## run A
Design lcd_top, start of the top module:
module lcd_top(
  input clk,
  input rst,
  input PS2_CLK,
  input PS2_DATA,
  output [7:4] DB,
  output LCD_E,
  output LCD_RS,
  output LCD_RW,
  output [7:0] LED
  );
For scale: ~2900 cells after synthesis, roughly 540 flip-flops, about 19 I/O pins, about 27000 um2 of cells after synthesis.
==> flow/config.mk <==
export PLATFORM = sky130hd
export DESIGN_NAME = lcd_top
export DESIGN_NICKNAME = lcd_top
export VERILOG_FILES = /design/flow/design.v
export SDC_FILE = /design/flow/constraint.sdc
export NUM_CORES = 4
export LEC_CHECK = 0
export ABC_AREA = 1
export CAP_MARGIN = 20
export CORE_ASPECT_RATIO = 1.74
export CORE_MARGIN = 2
export CORE_UTILIZATION = 72
export CTS_CLUSTER_DIAMETER = 329
export CTS_CLUSTER_SIZE = 17
export GPL_TIMING_DRIVEN = 1
export HOLD_SLACK_MARGIN = 0.29
export PLACE_DENSITY_LB_ADDON = 0.03
export SETUP_SLACK_MARGIN = 2.02
export SLEW_MARGIN = 20
==> flow/constraint.sdc <==
create_clock -name core_clock -period 8.19 [get_ports {clk}]
set_input_delay 1.6380 -clock core_clock [delete_from_list [all_inputs] [get_ports {clk}]]
set_output_delay 1.6380 -clock core_clock [all_outputs]
set_load 0.01 [all_outputs]
run.sh (not shown) runs the stock make flow with config.mk's settings and CLKGATE_MAP_FILE=.
Run A: full flow OK, the timing, design-rule and antenna checks passed
Modified inputs, run B compared to run A
Settings: a deleted GPL_TIMING_DRIVEN that had been 1; a change of PLACE_DENSITY_LB_ADDON from 0.03 to 0.01; a change of CTS_CLUSTER_SIZE from 17 to 26; a deleted HOLD_SLACK_MARGIN that had been 0.29; a change of SETUP_SLACK_MARGIN from 2.02 to 2.35; a deleted CORE_ASPECT_RATIO that had been 1.74; a change of CTS_CLUSTER_DIAMETER from 329 to 29; a deleted ABC_AREA that had been 1.
Notes after the runs:
- Run B | ERROR | 5_1_grt
- Run A -> run B: count of boundary I/O pins delta 0, exact match
- Delta(share of synthesized area spent on multiplexers, run B - run A) > 0
- Measured against run B, the total cell area reported by yosys after synthesis of run A comes out at 1.06 times the reference value.
- Higher number of instances in the placed design among run B and run A: run A
- Chip height, run B and run A: smaller value in run B
- The post-synthesis cell count in run A is 1.5 times that in run B.
## Diff of input files: run C against run B
Settings: CORE_ASPECT_RATIO: unset -> 0.71; CTS_CLUSTER_DIAMETER: 29 -> unset; CORE_UTILIZATION: 72 -> 70; PLACE_DENSITY_LB_ADDON: 0.01 -> 0.0.
### Flow results
Run C went all the way through synthesis, placement and routing and the layout is clean on timing, DRC and antenna. Run B → run C: post-synthesis instance area held steady, number of placed instances with taps included grew by 28, standard-cell row count shrank by 10, yosys-reported design area after synthesis held steady.
## Diff of input files: run D against run C
Settings: clearing CORE_ASPECT_RATIO, which used to be 0.71; clearing PLACE_DENSITY_LB_ADDON, which used to be 0.0; putting ABC_AREA at 1 where nothing was set; swapping 2.35 for 1.92 in SETUP_SLACK_MARGIN; clearing CTS_CLUSTER_SIZE, which used to be 26; swapping 70 for 72 in CORE_UTILIZATION.
==> results <==
Diff run C..run D | number of hold-repair buffers added at the cts stage | unchanged
Number of gates on the worst path with buffers counted: run D vs run C identical
On run D: non-clock buffer count is 30% lower than what run C gave.
Taking run C as the reference, in run D switching share of power decreased by 0.22 points relative to the old numbers; core utilization closely matched the old numbers; first-pass GRT wire length increased by 18% relative to the old numbers.
Looking at cell area, run D sits about 3.5% higher than run C does.
Power sits higher in run D than in run C.
Compared with run C, in run D power share of the combinational group closely matched the old numbers, total number of vias rose 30%.
In run D the implementation completed, yet the final layout does not meet the checks, the culprit being capacitance limit, slew limit, setup timing.

---

lcd_top again, from the RTL that the note above started with.
Settings: LEC_CHECK=0, ABC_AREA=1, CAP_MARGIN=20, CORE_MARGIN=2, CORE_UTILIZATION=72, CTS_CLUSTER_DIAMETER=329, GPL_TIMING_DRIVEN=1, PLACE_DENSITY_LB_ADDON=0.03, SETUP_SLACK_MARGIN=2.02, SLEW_MARGIN=20; clock period 8.86 ns.
Next try:
--- a/flow/config.mk
+++ b/flow/config.mk
@@ -12,4 +12,2 @@
-export CTS_CLUSTER_DIAMETER = 329
-export GPL_TIMING_DRIVEN = 1
-export PLACE_DENSITY_LB_ADDON = 0.03
-export SETUP_SLACK_MARGIN = 2.02
+export CTS_CLUSTER_DIAMETER = 370
+export SETUP_SLACK_MARGIN = 2.44
==> flow/constraint.sdc (replaced) <==
create_clock -name core_clock -period 8.19 [get_ports {clk}]
set_input_delay 1.6380 -clock core_clock [delete_from_list [all_inputs] [get_ports {clk}]]
set_output_delay 1.6380 -clock core_clock [all_outputs]
set_load 0.01 [all_outputs]
Outcome:
- Now the flow aborted during global routing (5_1_grt) (ODB-0269)
- synthesized cell count stays the same
- die area stays the same
- synthesized area stays the same
No activity file was given, so power comes from the tool's default toggle rates.
